`design/flow/config.mk`:
```
export PLATFORM = sky130hd
export DESIGN_NAME = figan_upconv
export DESIGN_NICKNAME = figan_upconv
export VERILOG_FILES = /design/flow/design.v
export SDC_FILE = /design/flow/constraint.sdc
export NUM_CORES = 4
export LEC_CHECK = 0
export CAP_MARGIN = 20
export CORE_MARGIN = 2
export CORE_UTILIZATION = 69
export SLEW_MARGIN = 20
```
`design/flow/constraint.sdc`:
```
create_clock -name core_clock -period 5.2 [get_ports {clk}]
set_input_delay 1.0400 -clock core_clock [delete_from_list [all_inputs] [get_ports {clk}]]
set_output_delay 1.0400 -clock core_clock [all_outputs]
set_load 0.01 [all_outputs]
```
`design/flow/design.v`:
```
module qmult #(
    parameter N = 16,
    parameter Q = 10
)(
    input signed [N-1:0] a,
    input signed [N-1:0] b,
    output signed [N-1:0] out
);
    wire signed [2*N-1:0] temp;
    assign temp = a * b;
    assign out = temp[Q+N-1 : Q]; 
endmodule
module leaky_relu_layer #(
    parameter DATA_WIDTH = 16
)(
    input  wire clk,
    input  wire rst_n,
    input  wire valid_in,
    input  wire signed [DATA_WIDTH-1:0] data_in,
    output reg  valid_out,
    output reg  signed [DATA_WIDTH-1:0] data_out
);
    wire signed [DATA_WIDTH-1:0] val_shift_3;
    wire signed [DATA_WIDTH-1:0] val_shift_4;
    wire signed [DATA_WIDTH-1:0] val_shift_6;
    wire signed [DATA_WIDTH-1:0] neg_result;
    assign val_shift_3 = data_in >>> 3;  
    assign val_shift_4 = data_in >>> 4;  
    assign val_shift_6 = data_in >>> 6;  
    assign neg_result = val_shift_3 + val_shift_4 + val_shift_6;
    always @(posedge clk or negedge rst_n) begin
        if (!rst_n) begin
            valid_out <= 0;
            data_out  <= 0;
        end 
        else if (valid_in) begin
            valid_out <= 1;
            if (data_in >= 0) begin
                data_out <= data_in;
            end else begin
                data_out <= neg_result;
            end
        end 
        else begin
            valid_out <= 0;
        end
    end
endmodule
module upsample_layer_2d #(
    parameter IN_WIDTH   = 14, 
    parameter DATA_WIDTH = 16
)(
    input  wire clk, rst_n,
    input  wire valid_in,
    input  wire signed [DATA_WIDTH-1:0] data_in,
    output wire ready_in, 
    input  wire ready_out, 
    output reg  valid_out,
    output reg  signed [DATA_WIDTH-1:0] data_out
);
    localparam OUT_WIDTH = IN_WIDTH * 2;
    localparam S_READ_PIXEL  = 0;
    localparam S_EMIT_H_ZERO = 1; 
    localparam S_EMIT_V_ROW  = 2;
    reg [1:0] state;
    reg [15:0] col_cnt; 
    reg [15:0] row_cnt; 
    assign ready_in = (state == S_READ_PIXEL) && ready_out && (!valid_out || ready_out);
    always @(posedge clk or negedge rst_n) begin
        if (!rst_n) begin
            state <= S_READ_PIXEL;
            valid_out <= 0; data_out <= 0;
            col_cnt <= 0; row_cnt <= 0;
        end else begin
            if (valid_out && !ready_out) begin
                valid_out <= 1; 
            end else begin
                valid_out <= 0;  
                case (state)
                    S_READ_PIXEL: begin
                        if (valid_in && ready_out) begin
                            valid_out <= 1;
                            data_out  <= data_in;
                            state     <= S_EMIT_H_ZERO;
                        end
                    end
                    S_EMIT_H_ZERO: begin
                        if (ready_out) begin 
                            valid_out <= 1;
                            data_out  <= 0;
                            if (col_cnt == IN_WIDTH - 1) begin
                                col_cnt <= 0;
                                state   <= S_EMIT_V_ROW;
                            end else begin
                                col_cnt <= col_cnt + 1;
                                state   <= S_READ_PIXEL;
                            end
                        end
                    end
                    S_EMIT_V_ROW: begin
                        if (ready_out) begin
                            valid_out <= 1;
                            data_out  <= 0;
                            if (row_cnt == OUT_WIDTH - 1) begin
                                row_cnt <= 0;
                                state   <= S_READ_PIXEL;
                            end else begin
                                row_cnt <= row_cnt + 1;
                            end
                        end
                    end
                endcase
            end
        end
    end
endmodule
module zero_pad_layer #(
    parameter DATA_WIDTH = 16,
    parameter IMG_WIDTH  = 14,    
    parameter IMG_HEIGHT = 14,    
    parameter PAD_TOP    = 1,
    parameter PAD_BOTTOM = 2,
    parameter PAD_LEFT   = 1,
    parameter PAD_RIGHT  = 2
)(
    input  wire clk, rst_n,
    input  wire valid_in,
    input  wire signed [DATA_WIDTH-1:0] data_in,
    output wire ready_in,
    input  wire ready_out,
    output reg  valid_out,
    output reg  signed [DATA_WIDTH-1:0] data_out
);
    localparam TOTAL_WIDTH  = PAD_LEFT + IMG_WIDTH + PAD_RIGHT;
    localparam TOTAL_HEIGHT = PAD_TOP + IMG_HEIGHT + PAD_BOTTOM;
    reg [15:0] out_x;
    reg [15:0] out_y;
    reg frame_done; 
    reg [11:0] flush_cnt; 
    localparam FLUSH_CYCLES = 1024; 
    wire region_active_x = (out_x >= PAD_LEFT) && (out_x < PAD_LEFT + IMG_WIDTH);
    wire region_active_y = (out_y >= PAD_TOP)  && (out_y < PAD_TOP + IMG_HEIGHT);
    wire inside_content  = region_active_x && region_active_y;
    always @(*) begin
        if (frame_done) begin
            valid_out = 1'b0;
            data_out  = 0;
        end 
        else if (inside_content) begin
            valid_out = valid_in;
            data_out  = data_in;
        end else begin
            valid_out = 1'b1; 
            data_out  = {DATA_WIDTH{1'b0}};
        end
    end
    assign ready_in = !frame_done && (flush_cnt == 0) && inside_content && ready_out;
    wire fire_out = valid_out && ready_out;
    always @(posedge clk or negedge rst_n) begin
        if (!rst_n) begin
            out_x <= 0; out_y <= 0; frame_done <= 0; flush_cnt <= 0;
        end else begin
            if (flush_cnt > 0) begin
                if (fire_out) begin
                    if (flush_cnt == FLUSH_CYCLES) frame_done <= 1;
                    else flush_cnt <= flush_cnt + 1;
                end
            end
            else if (fire_out) begin
                if (out_x == TOTAL_WIDTH - 1) begin
                    out_x <= 0;
                    if (out_y == TOTAL_HEIGHT - 1) flush_cnt <= 1; 
                    else out_y <= out_y + 1;
                end else out_x <= out_x + 1;
            end
        end
    end
endmodule
module conv2d_4x4_layer #(
    parameter IMG_WIDTH  = 16,
    parameter DATA_WIDTH = 16
)(
    input  wire clk,
    input  wire rst_n,
    input  wire valid_in,
    input  wire signed [DATA_WIDTH-1:0] data_in,
    input  wire signed [DATA_WIDTH-1:0] w0, w1, w2, w3,
    input  wire signed [DATA_WIDTH-1:0] w4, w5, w6, w7,
    input  wire signed [DATA_WIDTH-1:0] w8, w9, w10, w11,
    input  wire signed [DATA_WIDTH-1:0] w12, w13, w14, w15,
    input  wire signed [DATA_WIDTH-1:0] bias,
    output reg  valid_out,
    output reg  signed [DATA_WIDTH-1:0] data_out
);
    reg signed [DATA_WIDTH-1:0] line_buff_0 [0:IMG_WIDTH-1];
    reg signed [DATA_WIDTH-1:0] line_buff_1 [0:IMG_WIDTH-1];
    reg signed [DATA_WIDTH-1:0] line_buff_2 [0:IMG_WIDTH-1];
    reg signed [DATA_WIDTH-1:0] win [0:15]; 
    wire signed [DATA_WIDTH-1:0] p[0:15]; 
    wire signed [DATA_WIDTH-1:0] sum;
    reg [9:0] x_cnt, y_cnt;
    integer i;
    qmult m0 (win[15], w0,  p[0]);
    qmult m1 (win[14], w1,  p[1]);
    qmult m2 (win[13], w2,  p[2]);
    qmult m3 (win[12], w3,  p[3]);
    qmult m4 (win[11], w4,  p[4]);
    qmult m5 (win[10], w5,  p[5]);
    qmult m6 (win[9],  w6,  p[6]);
    qmult m7 (win[8],  w7,  p[7]);
    qmult m8 (win[7],  w8,  p[8]);
    qmult m9 (win[6],  w9,  p[9]);
    qmult m10(win[5],  w10, p[10]);
    qmult m11(win[4],  w11, p[11]);
    qmult m12(win[3],  w12, p[12]);
    qmult m13(win[2],  w13, p[13]);
    qmult m14(win[1],  w14, p[14]);
    qmult m15(win[0],  w15, p[15]);
    assign sum = p[0] + p[1] + p[2] + p[3] + 
                 p[4] + p[5] + p[6] + p[7] + 
                 p[8] + p[9] + p[10] + p[11] +
                 p[12] + p[13] + p[14] + p[15] + bias;
    reg valid_req;
    always @(posedge clk or negedge rst_n) begin
        if (!rst_n) begin
            valid_req <= 0;
            valid_out <= 0;
            data_out  <= 0;
            x_cnt <= 0;
            y_cnt <= 0;
            for (i = 0; i < IMG_WIDTH; i = i + 1) begin
                line_buff_0[i] <= 0;
                line_buff_1[i] <= 0;
                line_buff_2[i] <= 0;
            end
            for (i = 0; i < 16; i = i + 1) begin
                win[i] <= 0;
            end
        end 
        else if (valid_in) begin
            line_buff_0[0] <= data_in;
            line_buff_1[0] <= line_buff_0[IMG_WIDTH-1];
            line_buff_2[0] <= line_buff_1[IMG_WIDTH-1];
            for (i = 1; i < IMG_WIDTH; i = i + 1) begin
                line_buff_0[i] <= line_buff_0[i-1];
                line_buff_1[i] <= line_buff_1[i-1];
                line_buff_2[i] <= line_buff_2[i-1];
            end
            win[0] <= data_in; 
            win[1] <= win[0]; win[2] <= win[1]; win[3] <= win[2];
            win[4] <= line_buff_0[IMG_WIDTH-1];
            win[5] <= win[4]; win[6] <= win[5]; win[7] <= win[6];
            win[8] <= line_buff_1[IMG_WIDTH-1];
            win[9] <= win[8]; win[10] <= win[9]; win[11] <= win[10];
            win[12] <= line_buff_2[IMG_WIDTH-1];
            win[13] <= win[12]; win[14] <= win[13]; win[15] <= win[14];
            if (x_cnt == IMG_WIDTH-1) begin
                x_cnt <= 0;
                y_cnt <= y_cnt + 1;
            end else begin
                x_cnt <= x_cnt + 1;
            end
            if (y_cnt >= 3 && x_cnt >= 3) 
                valid_req <= 1;
            else
                valid_req <= 0;
            valid_out <= valid_req;
            data_out  <= sum;
        end
        else begin
            valid_out <= valid_req;
            data_out  <= sum;
            valid_req <= 0;
        end
    end
endmodule
module trans_conv2d_padded_layer #(
    parameter IN_WIDTH   = 7,
    parameter DATA_WIDTH = 16,
    parameter PAD_TOP    = 1,
    parameter PAD_BOTTOM = 2,
    parameter PAD_LEFT   = 1,
    parameter PAD_RIGHT  = 2
)(
    input  wire clk, rst_n,
    input  wire valid_in,
    input  wire signed [DATA_WIDTH-1:0] data_in,
    output wire ready_out, 
    input  wire signed [DATA_WIDTH-1:0] w0,w1,w2,w3,w4,w5,w6,w7,
    input  wire signed [DATA_WIDTH-1:0] w8,w9,w10,w11,w12,w13,w14,w15,
    input  wire signed [DATA_WIDTH-1:0] bias,
    output wire valid_out,
    output wire signed [DATA_WIDTH-1:0] data_out
);
    wire up_valid, up_ready;
    wire signed [DATA_WIDTH-1:0] up_data;
    upsample_layer_2d #(
        .IN_WIDTH(IN_WIDTH), 
        .DATA_WIDTH(DATA_WIDTH)
    ) upsample_inst (
        .clk(clk), .rst_n(rst_n),
        .valid_in(valid_in), .data_in(data_in), .ready_in(ready_out),
        .ready_out(up_ready), .valid_out(up_valid), .data_out(up_data)
    );
    wire pad_valid, pad_ready;
    wire signed [DATA_WIDTH-1:0] pad_data;
    zero_pad_layer #(
        .DATA_WIDTH(DATA_WIDTH),
        .IMG_WIDTH(IN_WIDTH * 2),    
        .IMG_HEIGHT(IN_WIDTH * 2),   
        .PAD_TOP(PAD_TOP), .PAD_BOTTOM(PAD_BOTTOM),
        .PAD_LEFT(PAD_LEFT), .PAD_RIGHT(PAD_RIGHT)
    ) pad_inst (
        .clk(clk), .rst_n(rst_n),
        .valid_in(up_valid), .data_in(up_data), .ready_in(up_ready),
        .ready_out(pad_ready), .valid_out(pad_valid), .data_out(pad_data)
    );
    localparam CONV_IN_WIDTH = (IN_WIDTH * 2) + PAD_LEFT + PAD_RIGHT;
    conv2d_4x4_layer #(
        .IMG_WIDTH(CONV_IN_WIDTH), 
        .DATA_WIDTH(DATA_WIDTH)
    ) conv_inst (
        .clk(clk), .rst_n(rst_n),
        .valid_in(pad_valid), .data_in(pad_data), 
        .w0(w0), .w1(w1), .w2(w2), .w3(w3), .w4(w4), .w5(w5), .w6(w6), .w7(w7),
        .w8(w8), .w9(w9), .w10(w10), .w11(w11), .w12(w12), .w13(w13), .w14(w14), .w15(w15),
        .bias(bias),
        .valid_out(valid_out), .data_out(data_out)
    );
    assign pad_ready = 1'b1; 
endmodule
module w_dec2 #(parameter DATA_WIDTH=16)(
    output wire signed [DATA_WIDTH-1:0] w0, output wire signed [DATA_WIDTH-1:0] w1, output wire signed [DATA_WIDTH-1:0] w2, output wire signed [DATA_WIDTH-1:0] w3, output wire signed [DATA_WIDTH-1:0] w4, output wire signed [DATA_WIDTH-1:0] w5, output wire signed [DATA_WIDTH-1:0] w6, output wire signed [DATA_WIDTH-1:0] w7, output wire signed [DATA_WIDTH-1:0] w8, output wire signed [DATA_WIDTH-1:0] w9, output wire signed [DATA_WIDTH-1:0] w10, output wire signed [DATA_WIDTH-1:0] w11, output wire signed [DATA_WIDTH-1:0] w12, output wire signed [DATA_WIDTH-1:0] w13, output wire signed [DATA_WIDTH-1:0] w14, output wire signed [DATA_WIDTH-1:0] w15, output wire signed [DATA_WIDTH-1:0] bias
);
    assign w0 = 16'h0114;  
    assign w1 = 16'h0108;  
    assign w2 = 16'h00ee;  
    assign w3 = 16'h00fa;  
    assign w4 = 16'h00e9;  
    assign w5 = 16'h00dd;  
    assign w6 = 16'h00cf;  
    assign w7 = 16'h00d9;  
    assign w8 = 16'h00ed;  
    assign w9 = 16'h00d6;  
    assign w10 = 16'h00e7;  
    assign w11 = 16'h00f3;  
    assign w12 = 16'h010e;  
    assign w13 = 16'h00fa;  
    assign w14 = 16'h0104;  
    assign w15 = 16'h0106;  
    assign bias = 16'h0001;  
endmodule
module figan_upconv #(
    parameter DATA_WIDTH = 16
)(
    input  wire clk,
    input  wire rst_n,
    input  wire valid_in,
    input  wire signed [DATA_WIDTH-1:0] data_in,
    output wire ready_out,
    output wire valid_out,
    output wire signed [DATA_WIDTH-1:0] data_out
);
    wire signed [DATA_WIDTH-1:0] w_d2 [0:15]; wire signed [DATA_WIDTH-1:0] b_d2;
    w_dec2 w_d2_inst (.w0(w_d2[0]), .w1(w_d2[1]), .w2(w_d2[2]), .w3(w_d2[3]), .w4(w_d2[4]), .w5(w_d2[5]), .w6(w_d2[6]), .w7(w_d2[7]), .w8(w_d2[8]), .w9(w_d2[9]), .w10(w_d2[10]), .w11(w_d2[11]), .w12(w_d2[12]), .w13(w_d2[13]), .w14(w_d2[14]), .w15(w_d2[15]), .bias(b_d2));
    wire val_d2; wire signed [DATA_WIDTH-1:0] dat_d2;
    trans_conv2d_padded_layer #(
        .IN_WIDTH(14), .DATA_WIDTH(DATA_WIDTH),
        .PAD_TOP(2), .PAD_BOTTOM(3),
        .PAD_LEFT(2), .PAD_RIGHT(3)
    ) dec2 (
        .clk(clk), .rst_n(rst_n), .valid_in(valid_in), .data_in(data_in), .ready_out(ready_out),
        .w0(w_d2[0]), .w1(w_d2[1]), .w2(w_d2[2]), .w3(w_d2[3]), .w4(w_d2[4]), .w5(w_d2[5]), .w6(w_d2[6]), .w7(w_d2[7]), .w8(w_d2[8]), .w9(w_d2[9]), .w10(w_d2[10]), .w11(w_d2[11]), .w12(w_d2[12]), .w13(w_d2[13]), .w14(w_d2[14]), .w15(w_d2[15]), .bias(b_d2), .valid_out(val_d2), .data_out(dat_d2)
    );
    leaky_relu_layer #(.DATA_WIDTH(DATA_WIDTH)) act_d2 (.clk(clk), .rst_n(rst_n), .valid_in(val_d2), .data_in(dat_d2), .valid_out(valid_out), .data_out(data_out));
endmodule
```
`design/flow/run.sh`:
```
#!/bin/bash
# the make line also repeats each setting of config.mk as NAME=value (left out here)
make -C /OpenROAD-flow-scripts/flow DESIGN_CONFIG=/design/flow/config.mk WORK_HOME=/design/flow/orfs CLKGATE_MAP_FILE= finish
```
==> results.rst, run 1 <==
Run summary
-----------

.. list-table::
   :header-rows: 1

   * - Metric
     - Value
   * - Run status
     - complete, but fails checks
   * - Layout Check Failures
     - negative setup slack
   * - Sum of negative setup slack
     - -50.76 ns
   * - Number of gates on the worst path with buffers counted
     - 36
   * - Power of the clock network
     - between 0.01 and 0.015 W
   * - Final slew viol count
     - 0
   * - Fin. Hold Viols
     - 0
   * - Maximum fanout along the worst path
     - 5
   * - DRT Pass-1 Iters
     - 6
   * - Crit start category
     - flip-flop
   * - Critical Path Sink
     - dec2.conv_inst.data_out[15]
   * - Period Utilization, post-route
     - 1.893
   * - Seq cells post-synth
     - roughly 1800
   * - Via count of the first global-routing pass
     - 84934
   * - Flip-flop cell with the highest count after synthesis
     - sky130_fd_sc_hd__dfrtp_1
   * - Die extent in y
     - approximately 400 um
   * - Critical path data required time
     - 5.86 ns
   * - Logic power comb
     - 0.000310 W
   * - Placed cell count
     - 14839
   * - Setup slack of the worst register-to-register path
     - -4.64 ns
   * - Die W
     - 402.2 um
   * - Worst Max-Slew Pin Slew
     - a little over 1 ns
   * - Logic area
     - 0.05787 sq mm
   * - Main logic family after synthesis
     - adder cells
   * - H-tree depth reported by CTS
     - 4
   * - Wire length of the first global-routing pass
     - 422900 um
   * - Clock network fraction of design power
     - 0.485
   * - Cell type of the slowest stage on the worst timing path
     - sky130_fd_sc_hd__fa_1
   * - Chip area
     - ~0.16 sq mm
   * - Combinational fraction of design power
     - 0.011
   * - Crit end category
     - flip-flop
   * - Adder Share, Synth
     - 0.2638
   * - Worst clock skew
     - around 0.073 ns
   * - Cell total in the yosys stat output
     - roughly 12000
   * - Hold buffer count at cts
     - 0
   * - R2R Path End
     - dec2.conv_inst.data_out[15]
   * - Startpoint-to-endpoint class of the critical path
     - flip-flop to flip-flop
   * - Count of buffer and inverter cells on the critical path
     - 5
   * - Leading post-synthesis cells by cell area
     - sky130_fd_sc_hd__dfrtp_1, sky130_fd_sc_hd__nand2_1, sky130_fd_sc_hd__fa_1, sky130_fd_sc_hd__ha_1, sky130_fd_sc_hd__inv_1
   * - Hold WC Path Type
     - input port to async pin
   * - Worst setup slack after placement
     - -4.709 ns
   * - Syn-to-layout area delta
     - 16.85%
   * - Count of unresolved DRC violations after routing
     - 0
   * - Final Net Count
     - 14788
   * - Clk pin slew, worst setup/hold paths
     - about 0.070 ns
   * - Simple-gate area share of the yosys netlist
     - 0.1903
   * - Post-route ant nets
     - 0
   * - Remaining global-route overflow
     - 0
   * - Warnings, synthesis
     - 13
   * - Max-area cell share
     - 0.4114
   * - Post-layout min period
     - 9.844 ns
   * - Core Area
     - 0.1580 sq mm
   * - Cell at the root of the clock tree
     - sky130_fd_sc_hd__clkbuf_16
   * - Slew HR
     - 0.3077
   * - Crit path launch
     - dec2.conv_inst.win[12][2]
   * - Via-per-instance ratio
     - about 5.3
   * - Clock buffers created by TritonCTS
     - about 180
   * - Chip area estimate from yosys synthesis
     - between 0.1 and 0.15 sq mm
   * - Synth Area in XOR/XNOR
     - 0.02742
   * - Portion of the post-synthesis area used by sequential elements
     - 0.4116
   * - FF-to-FF Start
     - dec2.conv_inst.win[12][2]
   * - Tally of OpenROAD warnings
     - 123
   * - Cell with the most instances on the worst path
     - sky130_fd_sc_hd__fa_1
   * - Worst hold slack across all endpoints
     - around 0.13 ns
   * - DRC violation total after the first TritonRoute iteration
     - 6185
   * - Leakage power summed over all cells
     - 74.79 nW
   * - Max incr delay on CP
     - between 0.5 and 0.6 ns
   * - Ports
     - 37
   * - Num rows
     - roughly 150
   * - RSZ-0062 raised after global routing
     - true
   * - Reg2reg path depth
     - 36
   * - Number of buffers on the longest clock path
     - 3
   * - Post-layout worst setup margin
     - -4.644 ns
   * - Data arrival time at the worst-slack endpoint
     - about 11 ns
   * - DP Wirelength
     - between 150000 and 200000 um
   * - Count of distinct cell types in the synthesized netlist
     - around 85
   * - Async set-or-reset flop fraction in the synthesized netlist
     - 1.000
   * - Antenna violations before repair
     - 2
   * - Maximum number of pins on one net before global-route repair
     - roughly 230
   * - Avg Synthesized Cell Area
     - just over 9 sq um
   * - Total wire length
     - about 250000 um
   * - Final setup violation count
     - 16
   * - Biggest area consumer among synthesized cells
     - sky130_fd_sc_hd__dfrtp_1
   * - Input/output buffers
     - 36
   * - Number of nets at floorplan
     - between 10000 and 15000
   * - Areal power density over the cells
     - ~220 mW/mm^2
   * - Sequential logic power
     - around 0.014 W
   * - Top power group
     - sequential cells
   * - Highest attainable clock frequency
     - 0.1016 GHz
   * - Routed wire length per instance
     - approximately 16 um
   * - Non-filler instance count after layout
     - 15189
   * - Most popular library cell in the synthesized design by count
     - sky130_fd_sc_hd__nand2_1
   * - Internal power summed over all cells
     - 0.02175 W
   * - Most frequent cells after synthesis
     - sky130_fd_sc_hd__nand2_1, sky130_fd_sc_hd__dfrtp_1, sky130_fd_sc_hd__inv_1
   * - Area fraction in mux cells
     - 0.0009490
   * - Net switching fraction of the power
     - 0.2180
   * - Init Core Util
     - 0.6925
   * - Share of synthesized cell area in and-or and or-and compound cells
     - 0.03715
   * - Synthesized netlist cell count
     - about 12000
   * - Antenna diode count
     - 0
   * - Dominant delay contributor by cell family on the critical path
     - adder cells
   * - Clock sink count
     - about 1800
   * - Final weighted congestion in routability-driven placement
     - about 0.93
   * - Seq. cell area
     - 0.04507 sq mm
   * - Clock latency at the later pin of the worst-skew pair
     - 0.84 ns
   * - Number of filler cells placed in the layout
     - ~10000
   * - Combined global-route utilization of all metal layers
     - 0.3207
   * - Switching Power
     - about 0.006 W
   * - Count of maximum capacitance violations
     - 0
   * - Maximum vdd drop
     - 331.7 uV
   * - Via count of the routed design
     - between 80000 and 90000
   * - Relative contribution of sequential cells to total power
     - 0.503
   * - Combined area of all synthesized cells
     - about 0.11 sq mm
   * - Number of enable flip-flop cells
     - 0
   * - Final Total Pwr
     - 0.02782 W
   * - Clock tree from TritonCTS
     - yes
==> per-stage QoR <==
| step | util | cell area, sq um |
|---|---|---|
| 2_1_floorplan | - | 109700 |
| 6_report | 0.8092 | 127900 |
| 3_5_place_dp | 0.7640 | 120700 |
| 5_1_grt | 0.8092 | 127900 |
| 4_1_cts | 0.8067 | 127500 |
| 3_3_place_gp | 0.7640 | 120700 |
==> cell type report <==
| type | count | area share |
|---|---|---|
| Inverter | 1571 | 0.04612 |
| Multi-Input combinational cell | 8128 | 0.4526 |
| Tap cell | 2072 | 0.02027 |
| Clock buffer | 254 | 0.04046 |
| Clock inverter | 80 | 0.008288 |
| Sequential cell | 1800 | 0.3524 |
| Timing Repair Buffer | 1284 | 0.07985 |
==> layer usage <==
layer,global-route usage,routed length (um),share of wire
met1,0.4493,109200,0.44
met2,0.5286,121100,0.49
met3,0.04010,10370,0.042
met4,0.1013,8530,0.034
met5,0,0,0
==> timing repair <==
item	4_1_cts	5_1_grt
setup endpoints to repair	16	16
pin swaps	36	68
setup buffers	16	16
resized	88	72
==> run 2, diff against run 1 <==
Settings changed: CORE_UTILIZATION 69 to 16.
Clock period 5.2 ns to 14.1 ns, I/O delays scaled along.
==> results.rst, run 2 <==
Run summary
-----------

.. list-table::
   :header-rows: 1

   * - Metric
     - Value
   * - Run status
     - finished clean
   * - Cell at the root of the clock tree
     - sky130_fd_sc_hd__clkbuf_16
   * - Maximum fanout along the worst path
     - 6 (+1)
   * - Share of synthesized cell area in and-or and or-and compound cells
     - 0.03715 (unchanged)
   * - Leading post-synthesis cells by cell area
     - sky130_fd_sc_hd__dfrtp_1, sky130_fd_sc_hd__nand2_1, sky130_fd_sc_hd__fa_1, sky130_fd_sc_hd__ha_1, sky130_fd_sc_hd__inv_1
   * - Combinational fraction of design power
     - 0.010 (about the same)
   * - Area fraction in mux cells
     - 0.0009490 (unchanged)
   * - Reg2reg path depth
     - 37 (+2.8%)
   * - Hold WC Path Type
     - flip-flop to flip-flop
   * - Num rows
     - 303 (+110%)
   * - Crit start category
     - flip-flop
   * - Maximum vdd drop
     - 88.73 uV (-73%)
   * - Warnings, synthesis
     - 13 (unchanged)
   * - Number of filler cells placed in the layout
     - 75048 (+650%)
   * - Post-layout min period
     - 10.77 ns (+0.9252 ns)
   * - Core Area
     - 0.6813 sq mm (+330%)
   * - Synthesized netlist cell count
     - 11880 (unchanged)
   * - Flip-flop cell with the highest count after synthesis
     - sky130_fd_sc_hd__dfrtp_1
   * - Max-area cell share
     - 0.4114 (unchanged)
   * - Tally of OpenROAD warnings
     - 118 (-4.1%)
   * - Crit end category
     - flip-flop
   * - Clock network fraction of design power
     - 0.511 (+0.026)
   * - Data arrival time at the worst-slack endpoint
     - 11.46 ns (+0.96 ns)
   * - Cell with the most instances on the worst path
     - sky130_fd_sc_hd__fa_1
   * - Cell total in the yosys stat output
     - 11880 (unchanged)
   * - Antenna violations before repair
     - 2 (unchanged)
   * - Critical path data required time
     - 14.80 ns (+8.94 ns)
   * - Startpoint-to-endpoint class of the critical path
     - flip-flop to flip-flop
   * - Combined area of all synthesized cells
     - 0.1094 sq mm (unchanged)
   * - Setup slack of the worst register-to-register path
     - 3.33 ns (+7.97 ns)
   * - DP Wirelength
     - 161600 um (-10%)
   * - Seq cells post-synth
     - 1800 (unchanged)
   * - Simple-gate area share of the yosys netlist
     - 0.1903 (unchanged)
   * - Routed wire length per instance
     - 10.87 um (-34%)
   * - Number of nets at floorplan
     - 13703 (unchanged)
   * - Switching Power
     - 0.002294 W (-62%)
   * - Final setup violation count
     - 0 (-16)
   * - Worst clock skew
     - 0.06702 ns (-0.006032 ns)
   * - Clk pin slew, worst setup/hold paths
     - 0.06 ns (about the same)
   * - Most frequent cells after synthesis
     - sky130_fd_sc_hd__nand2_1, sky130_fd_sc_hd__dfrtp_1, sky130_fd_sc_hd__inv_1
   * - Cell type of the slowest stage on the worst timing path
     - sky130_fd_sc_hd__fa_1
   * - Final core area utilization
     - 0.1865 (-0.6227)
   * - Hold Crit Depth
     - 0
   * - Dominant delay contributor by cell family on the critical path
     - adder cells
   * - Internal power summed over all cells
     - 0.008496 W (-61%)
   * - Number of enable flip-flop cells
     - 0 (unchanged)
   * - Post-CTS Repair Setup Buffers
     - 0 (-16)
   * - Worst Max-Slew Pin Slew
     - 1.089 ns (+0.05027 ns)
   * - Remaining global-route overflow
     - 0 (unchanged)
   * - Post-route ant nets
     - 0 (unchanged)
   * - Crit path launch
     - dec2.conv_inst.win[12][1]
   * - Areal power density over the cells
     - 84.92 mW/mm^2 (-61%)
   * - Init Core Util
     - 0.1606 (-0.5319)
   * - Die extent in y
     - 831 um (+110%)
   * - Clock tree from TritonCTS
     - yes
   * - Avg Synthesized Cell Area
     - 9.211 sq um (unchanged)
   * - Clock latency at the later pin of the worst-skew pair
     - 0.87 ns (+0.03 ns)
   * - Via-per-instance ratio
     - 3.472 (-34%)
   * - Via count of the routed design
     - 72744 (-9.1%)
   * - Portion of the post-synthesis area used by sequential elements
     - 0.4116 (unchanged)
   * - Start point of the worst hold path
     - dec2.conv_inst.valid_req
   * - Top power group
     - clock
   * - Count of maximum capacitance violations
     - 0 (unchanged)
   * - Leakage power summed over all cells
     - 68.80 nW (-8.0%)
   * - Chip area estimate from yosys synthesis
     - 0.1094 sq mm (unchanged)
   * - Chip area
     - 0.6906 sq mm (+330%)
   * - Critical Path Sink
     - dec2.conv_inst.data_out[15]
   * - DRC violation total after the first TritonRoute iteration
     - 4179 (-32%)
   * - Slew HR
     - 0.2742 (-0.03351)
   * - Final weighted congestion in routability-driven placement
     - 0.8397 (-9.3%)
   * - Wire length of the first global-routing pass
     - 391300 um (-7.5%)
   * - Clock buffers created by TritonCTS
     - 209 (+16%)
   * - Max incr delay on CP
     - 0.58 ns (+0.05 ns)
   * - Sum of negative setup slack
     - 0 ns (+50.76 ns)
   * - H-tree depth reported by CTS
     - 4 (unchanged)
   * - Number of buffers on the longest clock path
     - 4 (+1)
   * - FF-to-FF Start
     - dec2.conv_inst.win[12][1]
   * - Adder Share, Synth
     - 0.2638 (unchanged)
   * - Count of distinct cell types in the synthesized netlist
     - 85 (unchanged)
   * - Relative contribution of sequential cells to total power
     - 0.479 (-0.024)
   * - Clock sink count
     - 1800 (unchanged)
   * - Logic power comb
     - around 0.00011 W
   * - Ports
     - 37 (unchanged)
   * - Maximum number of pins on one net before global-route repair
     - 236 (+1.3%)
   * - Final Net Count
     - 13620 (-7.9%)
   * - Net switching fraction of the power
     - 0.2126 (-0.005406)
   * - Biggest area consumer among synthesized cells
     - sky130_fd_sc_hd__dfrtp_1
   * - Final slew viol count
     - 0 (unchanged)
   * - Via count of the first global-routing pass
     - 75929 (-11%)
   * - Syn-to-layout area delta
     - 16.11%
   * - Sequential logic power
     - 0.00517 W (-63%)
   * - Synth Area in XOR/XNOR
     - 0.02742 (unchanged)
   * - DRT Pass-1 Iters
     - 5 (-1)
   * - Final Total Pwr
     - 0.01079 W (-61%)
   * - Fin. Hold Viols
     - 0 (unchanged)
   * - Total of cells resized after clock tree synthesis
     - 0 (-100%)
   * - Highest attainable clock frequency
     - 0.09286 GHz (-8.6%)
   * - RSZ-0062 raised after global routing
     - false
   * - Number of gates on the worst path with buffers counted
     - 37 (+2.8%)
   * - Count of unresolved DRC violations after routing
     - 0 (unchanged)
   * - Async set-or-reset flop fraction in the synthesized netlist
     - 1.000 (unchanged)
   * - Die W
     - 831 um (+110%)
   * - R2R Path End
     - dec2.conv_inst.data_out[15]
   * - Power of the clock network
     - 0.00551 W (-59%)
   * - Most popular library cell in the synthesized design by count
     - sky130_fd_sc_hd__nand2_1
   * - Input/output buffers
     - 36 (unchanged)
   * - Count of buffer and inverter cells on the critical path
     - 4 (-1)
   * - Total wire length
     - 227800 um (-8.6%)
   * - Main logic family after synthesis
     - adder cells
   * - Sink of the worst hold path
     - dec2.conv_inst.valid_out
   * - Combined global-route utilization of all metal layers
     - 0.06622 (-0.2545)
   * - Period Utilization, post-route
     - 0.7638 (-1.129)
   * - Hold buffer count at cts
     - 0 (unchanged)
## run 2: final cells by class
cell class | instances | area [sq um] | share of cell area
Multi-Input combinational cell | 8128 | 56880 | 0.4477
Tap cell | 8997 | 11260 | 0.08859
Sequential cell | 1800 | 45040 | 0.3545
Clock inverter | 76 | 1039 | 0.008173
Clock buffer | 291 | 5939 | 0.04674
Timing Repair Buffer | 87 | 999.7 | 0.007868
Inverter | 1571 | 5897 | 0.04641
Antenna cell | 1 | 2.502 | 0.00001969
## run 2: layer usage
metal / track usage / vias up / wire length [um]
met1: 0.09143 / 35735 / 110600
met4: 0.01630 / 0 / 4817
li1: - / 36061 / -
met5: 0 / - / 0
met2: 0.1101 / 675 / 105800
met3: 0.007841 / 273 / 6531
## run 2: through the flow
step | setup WS (ns) | instance area [sq um] | hold slack (ns) | std cells
floorplan | 4.339 | 109400 | 0.3312 | 11880
global placement | 3.406 | 120000 | 0.3394 | 20580
detailed placement | 3.429 | 120000 | 0.3427 | 20580
CTS | 3.320 | 127000 | 0.3722 | 20947
global route | 2.743 | 127100 | 0.3794 | 20951
finish | 3.331 | 127100 | 0.3703 | 20951
==> run 3, diff against run 2 <==
Settings changed: CAP_MARGIN 20 to 30, CELL_PAD_IN_SITES_GLOBAL_PLACEMENT set to 1, CORE_UTILIZATION 16 to 58, CTS_CLUSTER_SIZE set to 50, GPL_ROUTABILITY_DRIVEN set to 0, GPL_TIMING_DRIVEN set to 1, MAX_ROUTING_LAYER set to met4, SETUP_SLACK_MARGIN set to 0.56, TNS_END_PERCENT set to 10.
Clock period 14.1 ns to 3.86 ns, I/O delays scaled along.
==> results.rst, run 3 <==
Run summary
-----------

.. list-table::
   :header-rows: 1

   * - Metric
     - Value
   * - Run status
     - complete, but fails checks
   * - Layout Check Failures
     - negative setup slack
   * - Count of maximum capacitance violations
     - 0 (unchanged)
   * - Worst Max-Slew Pin Slew
     - 0.9271 ns (-0.1615 ns)
   * - Via-per-instance ratio
     - 5.020 (+45%)
   * - Core Area
     - 0.1876 sq mm (-72%)
   * - Antenna diode count
     - 0 (-1)
   * - Leading post-synthesis cells by cell area
     - sky130_fd_sc_hd__dfrtp_1, sky130_fd_sc_hd__nand2_1, sky130_fd_sc_hd__fa_1, sky130_fd_sc_hd__ha_1, sky130_fd_sc_hd__inv_1
   * - Combinational fraction of design power
     - 0.013 (+0.003)
   * - Die W
     - 438.4 um (-47%)
   * - Sequential logic power
     - 0.0189 W (+270%)
   * - Cell at the root of the clock tree
     - sky130_fd_sc_hd__clkbuf_16
   * - Syn-to-layout area delta
     - 19.50%
   * - Async set-or-reset flop fraction in the synthesized netlist
     - 1.000 (unchanged)
   * - Number of enable flip-flop cells
     - 0 (unchanged)
   * - Highest attainable clock frequency
     - 0.1007 GHz (+8.5%)
   * - DP Wirelength
     - 188800 um (+17%)
   * - Via count of the first global-routing pass
     - 83793 (+10%)
   * - Cell type of the slowest stage on the worst timing path
     - sky130_fd_sc_hd__fa_2
   * - Clock buffers created by TritonCTS
     - 189 (-9.6%)
   * - Crit start category
     - flip-flop
   * - Data arrival time at the worst-slack endpoint
     - 10.62 ns (-0.84 ns)
   * - Max incr delay on CP
     - 0.59 ns (about the same)
   * - Number of buffers on the longest clock path
     - 3 (-1)
   * - Combined area of all synthesized cells
     - 0.1094 sq mm (unchanged)
   * - Final Net Count
     - 14951 (+9.8%)
   * - Clk pin slew, worst setup/hold paths
     - 0.07 ns (about the same)
   * - Hold Crit Depth
     - 0 (unchanged)
   * - Wire length of the first global-routing pass
     - 424400 um (+8.5%)
   * - Clock latency at the later pin of the worst-skew pair
     - 0.85 ns (-0.02 ns)
   * - Startpoint-to-endpoint class of the critical path
     - flip-flop to flip-flop
   * - Count of unresolved DRC violations after routing
     - 0 (unchanged)
   * - Ports
     - 37 (unchanged)
   * - Dominant delay contributor by cell family on the critical path
     - adder cells
   * - Chip area estimate from yosys synthesis
     - 0.1094 sq mm (unchanged)
   * - Internal power summed over all cells
     - 0.02985 W (+250%)
   * - Max-area cell share
     - 0.4114 (unchanged)
   * - Antenna violations before repair
     - 2 (unchanged)
   * - Synthesized netlist cell count
     - 11880 (unchanged)
   * - Chip area
     - 0.1922 sq mm (-72%)
   * - Tally of OpenROAD warnings
     - 98 (-17%)
   * - Slew HR
     - 0.3762 (+0.1020)
   * - Avg Synthesized Cell Area
     - 9.211 sq um (unchanged)
   * - Top power group
     - sequential cells
   * - FF-to-FF Start
     - dec2.conv_inst.win[12][2]
   * - Main logic family after synthesis
     - adder cells
   * - Total wire length
     - 251100 um (+10%)
   * - Period Utilization, post-route
     - 2.572 (+1.808)
   * - Flip-flop cell with the highest count after synthesis
     - sky130_fd_sc_hd__dfrtp_1
   * - Sum of negative setup slack
     - -75.58 ns (-75.58 ns)
   * - Setup slack of the worst register-to-register path
     - -6.07 ns (-9.40 ns)
   * - Combined global-route utilization of all metal layers
     - 0.2789 (+0.2127)
   * - Crit path launch
     - dec2.conv_inst.win[12][2]
   * - Maximum fanout along the worst path
     - 4 (-2)
   * - Simple-gate area share of the yosys netlist
     - 0.1903 (unchanged)
   * - Maximum number of pins on one net before global-route repair
     - 134 (-43%)
   * - Cell with the most instances on the worst path
     - sky130_fd_sc_hd__fa_1
   * - Critical path data required time
     - 4.56 ns (-10.24 ns)
   * - Die extent in y
     - 438.4 um (-47%)
   * - Cell total in the yosys stat output
     - 11880 (unchanged)
   * - Logic power comb
     - 0.000479 W (+320%)
   * - Clock tree from TritonCTS
     - yes
   * - Crit end category
     - flip-flop
   * - Remaining global-route overflow
     - 0 (unchanged)
   * - Final slew viol count
     - 0 (unchanged)
   * - Portion of the post-synthesis area used by sequential elements
     - 0.4116 (unchanged)
   * - Share of synthesized cell area in and-or and or-and compound cells
     - 0.03715 (unchanged)
   * - DRC violation total after the first TritonRoute iteration
     - 4833 (+16%)
   * - Final setup violation count
     - 16 (+16)
   * - Adder Share, Synth
     - 0.2638 (unchanged)
   * - Count of distinct cell types in the synthesized netlist
     - 85 (unchanged)
   * - Post-route ant nets
     - 0 (unchanged)
   * - Sink of the worst hold path
     - dec2.conv_inst.valid_out
   * - Power of the clock network
     - 0.0188 W (+240%)
   * - Final Total Pwr
     - 0.03813 W (+250%)
   * - Number of gates on the worst path with buffers counted
     - 38 (+2.7%)
   * - Worst clock skew
     - 0.08917 ns (+0.02215 ns)
   * - Seq cells post-synth
     - 1800 (unchanged)
   * - Count of buffer and inverter cells on the critical path
     - 5 (+1)
   * - Worst hold slack across all endpoints
     - 0.3525 ns (-0.01773 ns)
   * - Most popular library cell in the synthesized design by count
     - sky130_fd_sc_hd__nand2_1
   * - Clock sink count
     - 1800 (unchanged)
   * - DRT Pass-1 Iters
     - 8 (+3)
   * - Switching Power
     - 0.008284 W (+260%)
   * - Most frequent cells after synthesis
     - sky130_fd_sc_hd__nand2_1, sky130_fd_sc_hd__dfrtp_1, sky130_fd_sc_hd__inv_1
   * - Routed wire length per instance
     - 15.91 um (+46%)
   * - Init Core Util
     - 0.5833 (+0.4227)
   * - R2R Path End
     - dec2.conv_inst.data_out[15]
   * - Leakage power summed over all cells
     - 75.84 nW (+10%)
   * - Warnings, synthesis
     - 13 (unchanged)
   * - RSZ-0062 raised after global routing
     - true
   * - Maximum vdd drop
     - 381.7 uV (+330%)
   * - Fin. Hold Viols
     - 0 (unchanged)
   * - Via count of the routed design
     - 79241 (+8.9%)
   * - Relative contribution of sequential cells to total power
     - 0.495 (+0.016)
   * - Start point of the worst hold path
     - dec2.conv_inst.valid_req
   * - Num rows
     - 159 (-48%)
   * - Clock network fraction of design power
     - 0.493 (-0.018)
   * - H-tree depth reported by CTS
     - 4 (unchanged)
   * - Reg2reg path depth
     - 38 (+2.7%)
   * - Biggest area consumer among synthesized cells
     - sky130_fd_sc_hd__dfrtp_1
   * - Post-layout worst setup margin
     - -6.067 ns (-9.397 ns)
   * - Area fraction in mux cells
     - 0.0009490 (unchanged)
   * - Number of nets at floorplan
     - 13703 (unchanged)
   * - Areal power density over the cells
     - 291.6 mW/mm^2 (+240%)
   * - Critical Path Sink
     - dec2.conv_inst.data_out[15]
   * - Input/output buffers
     - 36 (unchanged)
   * - Hold WC Path Type
     - flip-flop to flip-flop
   * - Net switching fraction of the power
     - 0.2173 (+0.004653)
   * - Post-layout min period
     - 9.927 ns (-0.8428 ns)
   * - Synth Area in XOR/XNOR
     - 0.02742 (unchanged)
==> run 3: repair_timing <==
action | CTS | global route
endpoints found under the setup margin | 182 | 200
pin swaps | 91 | 89
resized | 167 | 115
gates cloned | 0 | 0
hold buffers | 1 | 0
setup buffers | 40 | 18
hold endpoints to repair | 68 | 0
==> run 3: area by class of cell <==
class / count / area [sq um]
flip-flops and latches: 1800 / 45060
fillers: 14765 / 56840
clock buffers: 282 / 5622
clock inverters: 70 / 898.4
multi-input cells: 8128 / 58030
well taps: 2495 / 3122
inverters: 1571 / 5897
repair buffers: 1438 / 12130
==> run 3: stage by stage <==
| stage | setup WS (ns) | std cells | cell area [sq um] | util |
|---|---|---|---|---|
| 2_1_floorplan | -5.466 | 11880 | 109500 | - |
| 3_3_place_gp | -5.982 | 15373 | 122500 | 0.6531 |
| 3_5_place_dp | -6.140 | 15373 | 122500 | 0.6531 |
| 4_1_cts | -5.907 | 15766 | 130100 | 0.6935 |
| 5_1_grt | -6.314 | 15784 | 130800 | 0.6970 |
| 6_report | -6.067 | 15784 | 130800 | 0.6970 |
==> run 3: per-layer routing <==
metal,global-route usage,up-vias,wire [um]
li1,-,38740,-
met1,0.3860,39122,117200
met2,0.4393,1029,118800
met3,0.03162,350,7985
met4,0.07864,0,7180
met5,-,-,0
==> run 4, diff against run 3 <==
Settings changed: CAP_MARGIN 30 to 20, CELL_PAD_IN_SITES_GLOBAL_PLACEMENT 1 to unset, CORE_UTILIZATION 58 to 70, CTS_CLUSTER_SIZE 50 to 24, GPL_ROUTABILITY_DRIVEN 0 to unset, GPL_TIMING_DRIVEN 1 to unset, MAX_ROUTING_LAYER met4 to unset, SETUP_SLACK_MARGIN 0.56 to unset, TNS_END_PERCENT 10 to unset.
Clock period 3.86 ns to 8.79 ns, I/O delays scaled along.
==> results.rst, run 4 <==
Run summary
-----------

.. list-table::
   :header-rows: 1

   * - Metric
     - Value
   * - Count of unresolved DRC violations after routing
     - 0 (unchanged)
   * - FF-to-FF Start
     - dec2.conv_inst.win[12][3]
   * - Crit end category
     - flip-flop
   * - Reg2reg path depth
     - 36 (-5.3%)
   * - Adder Share, Synth
     - 0.2638 (unchanged)
   * - Startpoint-to-endpoint class of the critical path
     - flip-flop to flip-flop
   * - Critical Path Sink
     - dec2.conv_inst.data_out[15]
   * - Via-per-instance ratio
     - 5.341 (+6.4%)
   * - Number of filler cells placed in the layout
     - 10068 (-32%)
   * - H-tree depth reported by CTS
     - 4 (unchanged)
   * - Chip area
     - 0.1595 sq mm (-17%)
   * - R2R Path End
     - dec2.conv_inst.data_out[15]
   * - Biggest area consumer among synthesized cells
     - sky130_fd_sc_hd__dfrtp_1
   * - Relative contribution of sequential cells to total power
     - 0.510 (+0.015)
   * - Most popular library cell in the synthesized design by count
     - sky130_fd_sc_hd__nand2_1
   * - Met3 usage
     - 0.04040 (+0.008777)
   * - Post-layout min period
     - 9.960 ns (+0.03359 ns)
   * - Final setup violation count
     - 6 (-10)
   * - Tally of OpenROAD warnings
     - 135 (+38%)
   * - Die W
     - 399.4 um (-8.9%)
   * - Portion of the post-synthesis area used by sequential elements
     - 0.4116 (unchanged)
   * - Critical path data required time
     - 9.47 ns (+4.91 ns)
   * - Flip-flop cell with the highest count after synthesis
     - sky130_fd_sc_hd__dfrtp_1
   * - Clk pin slew, worst setup/hold paths
     - 0.07 ns (about the same)
   * - Count of distinct cell types in the synthesized netlist
     - 85 (unchanged)
   * - Routed wire length per instance
     - 16.68 um (+4.9%)
   * - Top power group
     - sequential cells
   * - Chip area estimate from yosys synthesis
     - 0.1094 sq mm (unchanged)
   * - Leakage power summed over all cells
     - 72.79 nW (-4.0%)
   * - Clock sink count
     - 1800 (unchanged)
   * - Most frequent cells after synthesis
     - sky130_fd_sc_hd__nand2_1, sky130_fd_sc_hd__dfrtp_1, sky130_fd_sc_hd__inv_1
   * - Max incr delay on CP
     - 0.54 ns (-0.05 ns)
   * - Start point of the worst hold path
     - dec2.conv_inst.valid_req
   * - Clock latency at the later pin of the worst-skew pair
     - 0.85 ns (about the same)
   * - Sequential logic power
     - 0.00828 W (-56%)
   * - Maximum vdd drop
     - 196.2 uV (-49%)
   * - Clock buffers created by TritonCTS
     - 177 (-6.3%)
   * - Antenna violations before repair
     - 0 (-2)
   * - Cell at the root of the clock tree
     - sky130_fd_sc_hd__clkbuf_16
   * - Leading post-synthesis cells by cell area
     - sky130_fd_sc_hd__dfrtp_1, sky130_fd_sc_hd__nand2_1, sky130_fd_sc_hd__fa_1, sky130_fd_sc_hd__ha_1, sky130_fd_sc_hd__inv_1
   * - Cell with the most instances on the worst path
     - sky130_fd_sc_hd__fa_1
   * - Dominant delay contributor by cell family on the critical path
     - adder cells
   * - Synthesized netlist cell count
     - 11880 (unchanged)
   * - Cell type of the slowest stage on the worst timing path
     - sky130_fd_sc_hd__fa_1
   * - Number of buffers on the longest clock path
     - 3 (unchanged)
   * - Final slew viol count
     - 0 (unchanged)
   * - Total wire length
     - 247100 um (-1.6%)
   * - Sink of the worst hold path
     - dec2.conv_inst.valid_out
   * - Avg Synthesized Cell Area
     - 9.211 sq um (unchanged)
   * - Combined area of all synthesized cells
     - 0.1094 sq mm (unchanged)
   * - Slew HR
     - 0.1424 (-0.2338)
   * - Main logic family after synthesis
     - adder cells
   * - Async set-or-reset flop fraction in the synthesized netlist
     - 1.000 (unchanged)
   * - Fin. Hold Viols
     - 0 (unchanged)
   * - Share of synthesized cell area in and-or and or-and compound cells
     - 0.03715 (unchanged)
   * - Max-area cell share
     - 0.4114 (unchanged)
   * - Period Utilization, post-route
     - 1.133 (-1.439)
   * - Input/output buffers
     - 36 (unchanged)
   * - Worst setup slack after placement
     - -1.290 ns (+4.850 ns)
   * - Gr busiest metal
     - met2
   * - Simple-gate area share of the yosys netlist
     - 0.1903 (unchanged)
   * - Hold Crit Depth
     - 0 (unchanged)
   * - Combined global-route utilization of all metal layers
     - 0.3220 (+0.04312)
   * - Maximum number of pins on one net before global-route repair
     - 256 (+91%)
   * - Data arrival time at the worst-slack endpoint
     - 10.64 ns (+0.02 ns)
   * - DRC violation total after the first TritonRoute iteration
     - 6165 (+28%)
   * - Setup slack of the worst register-to-register path
     - -1.17 ns (+4.90 ns)
   * - Syn-to-layout area delta
     - 13.73%
   * - Count of buffer and inverter cells on the critical path
     - 6 (+1)
   * - DP Wirelength
     - 175500 um (-7.0%)
   * - Antenna diode count
     - 0 (unchanged)
   * - Via count of the first global-routing pass
     - 82665 (-1.3%)
   * - DRT Pass-1 Iters
     - 5 (-3)
   * - Area fraction in mux cells
     - 0.0009490 (unchanged)
   * - Areal power density over the cells
     - 130.6 mW/mm^2 (-55%)
   * - Core Area
     - 0.1557 sq mm (-17%)
   * - Via count of the routed design
     - 79110 (-0.17%)
   * - Number of gates on the worst path with buffers counted
     - 36 (-5.3%)
   * - Warnings, synthesis
     - 13 (unchanged)
   * - Final weighted congestion in routability-driven placement
     - between 0.9 and 1
   * - Switching Power
     - 0.003536 W (-57%)
   * - Run status
     - complete, but fails checks
   * - Layout Check Failures
     - negative setup slack
   * - Logic power comb
     - approximately 0.00018 W
   * - Ports
     - 37 (unchanged)
   * - Highest attainable clock frequency
     - 0.1004 GHz (-0.34%)
   * - Final Net Count
     - 14439 (-3.4%)
   * - Power of the clock network
     - 0.00779 W (-59%)
   * - Met2 capacity usage during global routing
     - 0.5364 (+0.09706)
   * - Clock network fraction of design power
     - 0.479 (-0.014)
   * - Crit start category
     - flip-flop
   * - Clock tree from TritonCTS
     - yes
   * - Non-filler instance count after layout
     - 14813 (-6.2%)
   * - Worst clock skew
     - 0.07955 ns (-0.009618 ns)
   * - GR Util met1
     - 0.4508 (+0.06478)
   * - Wire length of the first global-routing pass
     - 415500 um (-2.1%)
   * - Post-layout worst setup margin
     - -1.170 ns (+4.896 ns)
   * - Synth Area in XOR/XNOR
     - 0.02742 (unchanged)
   * - Die extent in y
     - 399.4 um (-8.9%)
   * - Net switching fraction of the power
     - 0.2175 (about the same)
   * - Internal power summed over all cells
     - 0.01272 W (-57%)
   * - Combinational fraction of design power
     - 0.011 (-0.002)
   * - Maximum fanout along the worst path
     - 4 (unchanged)
   * - Cell total in the yosys stat output
     - 11880 (unchanged)
   * - Crit path launch
     - dec2.conv_inst.win[12][3]
   * - Num rows
     - 145 (-8.8%)
   * - Hold WC Path Type
     - flip-flop to flip-flop
   * - Remaining global-route overflow
     - 0 (unchanged)
   * - RSZ-0062 raised after global routing
     - true
   * - Placed cell count
     - 14482 (-5.8%)
   * - Hold buffer count at cts
     - 0 (-1)
   * - Worst Max-Slew Pin Slew
     - 1.286 ns (+0.3592 ns)
   * - Number of enable flip-flop cells
     - 0 (unchanged)
   * - Seq cells post-synth
     - 1800 (unchanged)
   * - Post-route ant nets
     - 0 (unchanged)
   * - Number of nets at floorplan
     - 13703 (unchanged)
   * - Count of maximum capacitance violations
     - 0 (unchanged)
   * - Init Core Util
     - 0.7030 (+0.1197)
==> run 4: through the flow <==
| step | setup TNS, ns | power [W] | cell area (sq um) | util | hold WS [ns] |
|---|---|---|---|---|---|
| after floorplan | -0.6877 | 0.008440 | 109500 | - | 0.3312 |
| after global placement | -4.529 | 0.008627 | 117800 | 0.7567 | 0.3323 |
| after detailed placement | -5.569 | 0.008629 | 117800 | 0.7567 | 0.3372 |
| after CTS | -3.870 | 0.01638 | 124100 | 0.7975 | 0.3822 |
| after global routing | -5.755 | 0.01673 | 124400 | 0.7995 | 0.3914 |
| final | -3.352 | 0.01626 | 124400 | 0.7995 | 0.3807 |
==> run 4: what timing repair did <==
action / CTS / global route
setup endpoints to repair: 7 / 10
buffers inserted: 23 / 7
resized: 70 / 62
pin swaps: 66 / 48
==> run 4: cell type report <==
class	instances	area [sq um]	share of cell area
timing repair buffer	938	7443	0.05981
multi-input combinational	8128	57510	0.4621
inverter	1571	5902	0.04742
tap	2058	2575	0.02069
sequential	1800	45050	0.3620
clock inverter	57	808.3	0.006495
clock buffer	261	5160	0.04146
==> run 4: layer usage <==
layer  vias to the layer above  routed length [um]
met5                         -                   0
met2                      1590              121600
li1                      37626                   -
met4                         0                6956
met1                     39479              108100
met3                       415               10510
==> run 5, diff against run 4 <==
Settings changed: ABC_AREA set to 1, CORE_UTILIZATION 70 to 72, CTS_CLUSTER_SIZE 24 to unset, SETUP_SLACK_MARGIN set to 0.73, TNS_END_PERCENT set to 5.
Clock period 8.79 ns to 3.08 ns, I/O delays scaled along.
==> results.rst, run 5 <==
Run summary
-----------

.. list-table::
   :header-rows: 1

   * - Metric
     - Value
   * - Crit start category
     - flip-flop
   * - Crit end category
     - flip-flop
   * - Cell at the root of the clock tree
     - sky130_fd_sc_hd__clkbuf_16
   * - Most frequent cells after synthesis
     - sky130_fd_sc_hd__inv_1, sky130_fd_sc_hd__nand2_1, sky130_fd_sc_hd__dfrtp_1
   * - Num rows
     - 144 (-0.69%)
   * - Final setup violation count
     - 34 (+28)
   * - Die W
     - 398.4 um (-0.25%)
   * - Post-layout min period
     - 9.478 ns (-0.4821 ns)
   * - Relative contribution of sequential cells to total power
     - 0.499 (-0.011)
   * - Via-per-instance ratio
     - 6.285 (+18%)
   * - DRC violation total after the first TritonRoute iteration
     - 14788 (+140%)
   * - Max incr delay on CP
     - 0.67 ns (+0.13 ns)
   * - Worst hold slack across all endpoints
     - 0.3578 ns (-0.02296 ns)
   * - Maximum number of pins on one net before global-route repair
     - 156 (-39%)
   * - Post-route ant nets
     - 0 (unchanged)
   * - Share of synthesized cell area in and-or and or-and compound cells
     - 0.1030 (+0.06584)
   * - H-tree depth reported by CTS
     - 4 (unchanged)
   * - Highest attainable clock frequency
     - 0.1055 GHz (+5.1%)
   * - Leakage power summed over all cells
     - 72.18 nW (-0.85%)
   * - Cell with the most instances on the worst path
     - sky130_fd_sc_hd__fa_1
   * - Count of buffer and inverter cells on the critical path
     - 8 (+2)
   * - Maximum vdd drop
     - 581.3 uV (+200%)
   * - Clock latency at the later pin of the worst-skew pair
     - 0.86 ns (about the same)
   * - Cell type of the slowest stage on the worst timing path
     - sky130_fd_sc_hd__fa_1
   * - DP Wirelength
     - 207900 um (+18%)
   * - Area fraction in mux cells
     - 0.0001005 (-0.0008485)
   * - Worst setup slack after placement
     - -6.140 ns (-4.850 ns)
   * - Sink of the worst hold path
     - dec2.conv_inst.valid_out
   * - Die extent in y
     - 398.4 um (-0.25%)
   * - Total wire length
     - 391800 um (+59%)
   * - FF-to-FF Start
     - dec2.conv_inst.line_buff_2[2][6]
   * - RSZ-0062 raised after global routing
     - true
   * - Combinational fraction of design power
     - 0.013 (+0.002)
   * - Number of enable flip-flop cells
     - 0 (unchanged)
   * - Number of nets at floorplan
     - 13994 (+2.1%)
   * - Via count of the routed design
     - 99674 (+26%)
   * - R2R Path End
     - dec2.conv_inst.data_out[15]
   * - Wire length of the first global-routing pass
     - 514700 um (+24%)
   * - Post-layout worst setup margin
     - -6.398 ns (-5.228 ns)
   * - DRT Pass-1 Iters
     - 15 (+10)
   * - Main logic family after synthesis
     - adder cells
   * - Adder Share, Synth
     - 0.2578 (-0.006051)
   * - Fin. Hold Viols
     - 0 (unchanged)
   * - Setup slack of the worst register-to-register path
     - -6.40 ns (-5.23 ns)
   * - Async set-or-reset flop fraction in the synthesized netlist
     - 1.000 (unchanged)
   * - Combined area of all synthesized cells
     - 0.1120 sq mm (+2.3%)
   * - Clock tree from TritonCTS
     - yes
   * - Clock network fraction of design power
     - 0.488 (+0.009)
   * - Number of filler cells placed in the layout
     - 6372 (-37%)
   * - Final Total Pwr
     - 0.04739 W (+190%)
   * - Core Area
     - 0.1542 sq mm (-0.92%)
   * - Via count of the first global-routing pass
     - 96903 (+17%)
   * - Clock sink count
     - 1800 (unchanged)
   * - Combined global-route utilization of all metal layers
     - 0.4140 (+0.09201)
   * - Init Core Util
     - 0.7262 (+0.02319)
   * - Count of unresolved DRC violations after routing
     - 0 (unchanged)
   * - Power of the clock network
     - 0.0231 W (+200%)
   * - Layout Check Failures
     - max-capacitance violations, max-slew violations, negative setup slack
   * - Count of maximum capacitance violations
     - 1 (+1)
   * - Data arrival time at the worst-slack endpoint
     - 10.23 ns (-0.41 ns)
   * - Switching Power
     - 0.01139 W (+220%)
   * - Internal power summed over all cells
     - 0.03599 W (+180%)
   * - Cell total in the yosys stat output
     - 12171 (+2.4%)
   * - Warnings, synthesis
     - 13 (unchanged)
   * - Count of distinct cell types in the synthesized netlist
     - 61 (-28%)
   * - Seq cells post-synth
     - 1800 (unchanged)
   * - Logic power comb
     - 0.000627 W (+250%)
   * - Routed wire length per instance
     - 24.70 um (+48%)
   * - Avg Synthesized Cell Area
     - 9.202 sq um (about the same)
   * - Worst Max-Slew Pin Slew
     - 1.515 ns (+0.2288 ns)
   * - Critical Path Sink
     - dec2.conv_inst.data_out[15]
   * - Logic area
     - 0.05836 sq mm (+1.5%)
   * - Clk pin slew, worst setup/hold paths
     - 0.08 ns (about the same)
   * - Hold Crit Depth
     - 0 (unchanged)
   * - Chip area estimate from yosys synthesis
     - 0.1120 sq mm (+2.3%)
   * - Start point of the worst hold path
     - dec2.conv_inst.valid_req
   * - Most popular library cell in the synthesized design by count
     - sky130_fd_sc_hd__inv_1
   * - Areal power density over the cells
     - 344.4 mW/mm^2 (+160%)
   * - Period Utilization, post-route
     - 3.077 (+1.944)
   * - Crit path launch
     - dec2.conv_inst.line_buff_2[2][6]
   * - Input/output buffers
     - 36 (unchanged)
   * - Critical path data required time
     - 3.83 ns (-5.64 ns)
   * - Final Net Count
     - 15497 (+7.3%)
   * - Number of gates on the worst path with buffers counted
     - 36 (unchanged)
   * - Biggest area consumer among synthesized cells
     - sky130_fd_sc_hd__dfrtp_1
   * - Final weighted congestion in routability-driven placement
     - 0.9615 (+4.4%)
   * - Syn-to-layout area delta
     - 22.84%
   * - Chip area
     - 0.1587 sq mm (-0.49%)
   * - Reg2reg path depth
     - 36 (unchanged)
   * - Flip-flop cell with the highest count after synthesis
     - sky130_fd_sc_hd__dfrtp_1
   * - Antenna violations before repair
     - 30 (+30)
   * - Maximum fanout along the worst path
     - 4 (unchanged)
   * - Synthesized netlist cell count
     - 12171 (+2.4%)
   * - Slew HR
     - -0.02075 (-0.1632)
   * - Remaining global-route overflow
     - 0 (unchanged)
   * - Tally of OpenROAD warnings
     - 110 (-19%)
   * - Synth Area in XOR/XNOR
     - 0.02651 (-0.0009081)
   * - Seq. cell area
     - 0.04511 sq mm (+0.12%)
   * - Final slew viol count
     - 2 (+2)
   * - Sequential logic power
     - 0.0236 W (+190%)
   * - Startpoint-to-endpoint class of the critical path
     - flip-flop to flip-flop
   * - Portion of the post-synthesis area used by sequential elements
     - 0.4022 (-0.009441)
   * - Clock buffers created by TritonCTS
     - 175 (-1.1%)
   * - Hold WC Path Type
     - flip-flop to flip-flop
   * - Worst clock skew
     - 0.09376 ns (+0.01421 ns)
   * - Net switching fraction of the power
     - 0.2404 (+0.02298)
   * - Leading post-synthesis cells by cell area
     - sky130_fd_sc_hd__dfrtp_1, sky130_fd_sc_hd__fa_1, sky130_fd_sc_hd__ha_1, sky130_fd_sc_hd__inv_1, sky130_fd_sc_hd__nand2_1
   * - Ports
     - 37 (unchanged)
   * - Top power group
     - sequential cells
   * - Dominant delay contributor by cell family on the critical path
     - adder cells
   * - Number of buffers on the longest clock path
     - 3 (unchanged)
   * - Final core area utilization
     - 0.8921 (+0.09257)
   * - Run status
     - complete, but fails checks
   * - Max-area cell share
     - 0.4020 (-0.009435)
   * - Simple-gate area share of the yosys netlist
     - 0.1081 (-0.08217)
-- run 5: layout make-up --
class,instances,area share
Clock buffer,234,0.03592
Timing Repair Buffer,1707,0.1159
Inverter,2570,0.07031
Sequential cell,1800,0.3279
Clock inverter,71,0.006884
Multi-Input combinational cell,7419,0.4242
Antenna cell,14,0.0002546
Timing Repair inverter,1,0.00008185
Tap cell,2044,0.01859
-- run 5: timing repair --
| action | 4_1_cts | 5_1_grt |
|---|---|---|
| endpoints found under the setup margin | 1767 | 1784 |
| setup buffers | 90 | 77 |
| hold buffers | 1 | 0 |
| endpoints found under the hold margin | 37 | 0 |
| gates cloned | 24 | 68 |
| resized | 447 | 466 |
| pin swaps | 172 | 178 |
-- run 5: layer usage --
| layer | track usage | routed length [um] | up-vias | share of wire |
|---|---|---|---|---|
| met5 | 0 | 300 | - | 0.00077 |
| met1 | 0.5119 | 128400 | 47643 | 0.33 |
| met3 | 0.06355 | 44580 | 3116 | 0.11 |
| met4 | 0.2371 | 39970 | 34 | 0.10 |
| met2 | 0.6986 | 178500 | 8205 | 0.46 |
| li1 | - | - | 40676 | - |
-- run 5: stage by stage --
step / cell area, sq um / TNS [ns] / cells
2_1_floorplan: 112200 / -70.43 / 12171
3_3_place_gp: 124700 / -84.38 / 15281
3_5_place_dp: 124700 / -86.00 / 15281
4_1_cts: 133800 / -79.59 / 15701
5_1_grt: 137500 / -99.04 / 15846
6_report: 137600 / -95.03 / 15860
==> run 6, diff against run 5 <==
Settings changed: ABC_AREA 1 to unset, CAP_MARGIN 20 to 15, CORE_UTILIZATION 72 to 36, CTS_CLUSTER_DIAMETER set to 37, CTS_CLUSTER_SIZE set to 55, GPL_ROUTABILITY_DRIVEN set to 0, GPL_TIMING_DRIVEN set to 1, MAX_ROUTING_LAYER set to met4, MIN_ROUTING_LAYER set to met2, PLACE_DENSITY_LB_ADDON set to 0.3, SETUP_SLACK_MARGIN 0.73 to -0.22, TNS_END_PERCENT 5 to 10.
Clock period 3.08 ns to 8.15 ns, I/O delays scaled along.
==> results.rst, run 6 <==
Run summary
-----------

.. list-table::
   :header-rows: 1

   * - Metric
     - Value
   * - Run status
     - complete, but fails checks
   * - Layout Check Failures
     - negative setup slack
   * - Adder Share, Synth
     - 0.2638 (+0.006051)
   * - Seq cells post-synth
     - 1800 (unchanged)
   * - Ports
     - 37 (unchanged)
   * - Main logic family after synthesis
     - adder cells
   * - Die extent in y
     - 555.3 um (+39%)
   * - Clock sink count
     - 1800 (unchanged)
   * - R2R Path End
     - dec2.conv_inst.data_out[15]
   * - Areal power density over the cells
     - 180.0 mW/mm^2 (-48%)
   * - Area of all placed cells without fillers
     - 0.1340 sq mm (-2.6%)
   * - Total wire length
     - 249100 um (-36%)
   * - Internal power summed over all cells
     - 0.01867 W (-48%)
   * - Final slew viol count
     - 0 (-2)
   * - Dominant delay contributor by cell family on the critical path
     - adder cells
   * - Final setup violation count
     - 13 (-62%)
   * - Sink of the worst hold path
     - dec2.conv_inst.valid_out
   * - Placed instance area
     - 0.1213 sq mm (-2.7%)
   * - Share of synthesized cell area in and-or and or-and compound cells
     - 0.03715 (-0.06584)
   * - Most frequent cells after synthesis
     - sky130_fd_sc_hd__nand2_1, sky130_fd_sc_hd__dfrtp_1, sky130_fd_sc_hd__inv_1
   * - Net switching fraction of the power
     - 0.2260 (-0.01444)
   * - Sum of negative setup slack
     - -11.07 ns (+83.96 ns)
   * - Setup slack of the worst register-to-register path
     - -1.64 ns (+4.76 ns)
   * - Remaining global-route overflow
     - 0 (unchanged)
   * - Async set-or-reset flop fraction in the synthesized netlist
     - 1.000 (unchanged)
   * - Critical Path Sink
     - dec2.conv_inst.data_out[15]
   * - Clock latency at the later pin of the worst-skew pair
     - 0.96 ns (+0.10 ns)
   * - Cell type of the slowest stage on the worst timing path
     - sky130_fd_sc_hd__fa_2
   * - Number of gates on the worst path with buffers counted
     - 37 (+2.8%)
   * - Crit path launch
     - dec2.conv_inst.win[12][2]
   * - Cell at the root of the clock tree
     - sky130_fd_sc_hd__clkbuf_16
   * - Init Core Util
     - 0.3617 (-0.3645)
   * - FF-to-FF Start
     - dec2.conv_inst.win[12][2]
   * - DRC violation total after the first TritonRoute iteration
     - 10133 (-31%)
   * - Logic power comb
     - 0.000207 W
   * - Placed cell count
     - 16533 (+8.2%)
   * - Die W
     - 555.3 um (+39%)
   * - Combined global-route utilization of all metal layers
     - 0.2523 (-0.1618)
   * - Critical path data required time
     - 8.88 ns (+5.05 ns)
   * - DP Wirelength
     - 169300 um (-19%)
   * - Flip-flop cell with the highest count after synthesis
     - sky130_fd_sc_hd__dfrtp_1
   * - Post-layout worst setup margin
     - -1.636 ns (+4.762 ns)
   * - Startpoint-to-endpoint class of the critical path
     - flip-flop to flip-flop
   * - RSZ-0062 raised after global routing
     - true
   * - Count of distinct cell types in the synthesized netlist
     - 85 (+39%)
   * - Max incr delay on CP
     - 0.56 ns (-0.11 ns)
   * - Chip area estimate from yosys synthesis
     - 0.1094 sq mm (-2.3%)
   * - Combined area of all synthesized cells
     - 0.1094 sq mm (-2.3%)
   * - Wire length of the first global-routing pass
     - 411200 um (-20%)
   * - Period Utilization, post-route
     - 1.201 (-1.877)
   * - Clk pin slew, worst setup/hold paths
     - 0.04 ns (-0.04 ns)
   * - Highest attainable clock frequency
     - 0.1022 GHz (-3.1%)
   * - Clock buffers created by TritonCTS
     - 339 (+94%)
   * - Sequential logic power
     - 0.00895 W (-62%)
   * - Maximum number of pins on one net before global-route repair
     - 218 (+40%)
   * - Number of nets at floorplan
     - 13703 (-2.1%)
   * - Maximum fanout along the worst path
     - 5 (+1)
   * - Worst clock skew
     - 0.1066 ns (+0.01286 ns)
   * - H-tree depth reported by CTS
     - 5 (+1)
   * - Combinational fraction of design power
     - 0.009 (-0.004)
   * - Via-per-instance ratio
     - 6.307 (+0.36%)
   * - Input/output buffers
     - 36 (unchanged)
   * - Clock network fraction of design power
     - 0.620 (+0.132)
   * - Post-route ant nets
     - 0 (unchanged)
   * - Fin. Hold Viols
     - 0 (unchanged)
   * - Hold buffer count at cts
     - 0 (-1)
   * - Relative contribution of sequential cells to total power
     - 0.371 (-0.128)
   * - Top power group
     - clock
   * - Simple-gate area share of the yosys netlist
     - 0.1903 (+0.08217)
   * - Antenna violations before repair
     - 3 (-90%)
   * - Final Net Count
     - 14728 (-5.0%)
-- run 6: layout make-up --
cell class / count / area, sq um
Antenna cell: 22 / 55.05
Clock buffer: 415 / 9273
Clock inverter: 210 / 2937
Fill cell: 29117 / 168500
Inverter: 1571 / 5897
Multi-Input combinational cell: 8128 / 57370
Sequential cell: 1800 / 45060
Tap cell: 3978 / 4977
Timing Repair Buffer: 1065 / 8428
-- run 6: stage by stage --
step	hold slack (ns)	power (W)	setup slack, ns
2_1_floorplan	0.3312	0.009103	-1.176
3_3_place_gp	0.3320	0.009320	-1.750
3_5_place_dp	0.3358	0.009319	-1.844
4_1_cts	0.3450	0.02431	-1.729
5_1_grt	0.3558	0.02486	-1.978
6_report	0.3420	0.02412	-1.636
-- run 6: layer usage --
| layer | wire length [um] | part of all wire | track usage |
|---|---|---|---|
| met1 | 0 | 0 | - |
| met2 | 130800 | 0.52 | 0.2726 |
| met3 | 106700 | 0.43 | 0.3528 |
| met4 | 11630 | 0.047 | 0.03892 |
| met5 | 0 | 0 | - |
-- run 6: what timing repair did --
| action | in CTS | in global routing |
|---|---|---|
| endpoints found under the setup margin | 12 | 13 |
| buffers inserted | 1 | 8 |
| gates resized | 26 | 62 |
| endpoints found under the hold margin | 0 | 0 |
| pin swaps | 13 | 49 |
Power and IR drop assume default switching activity.
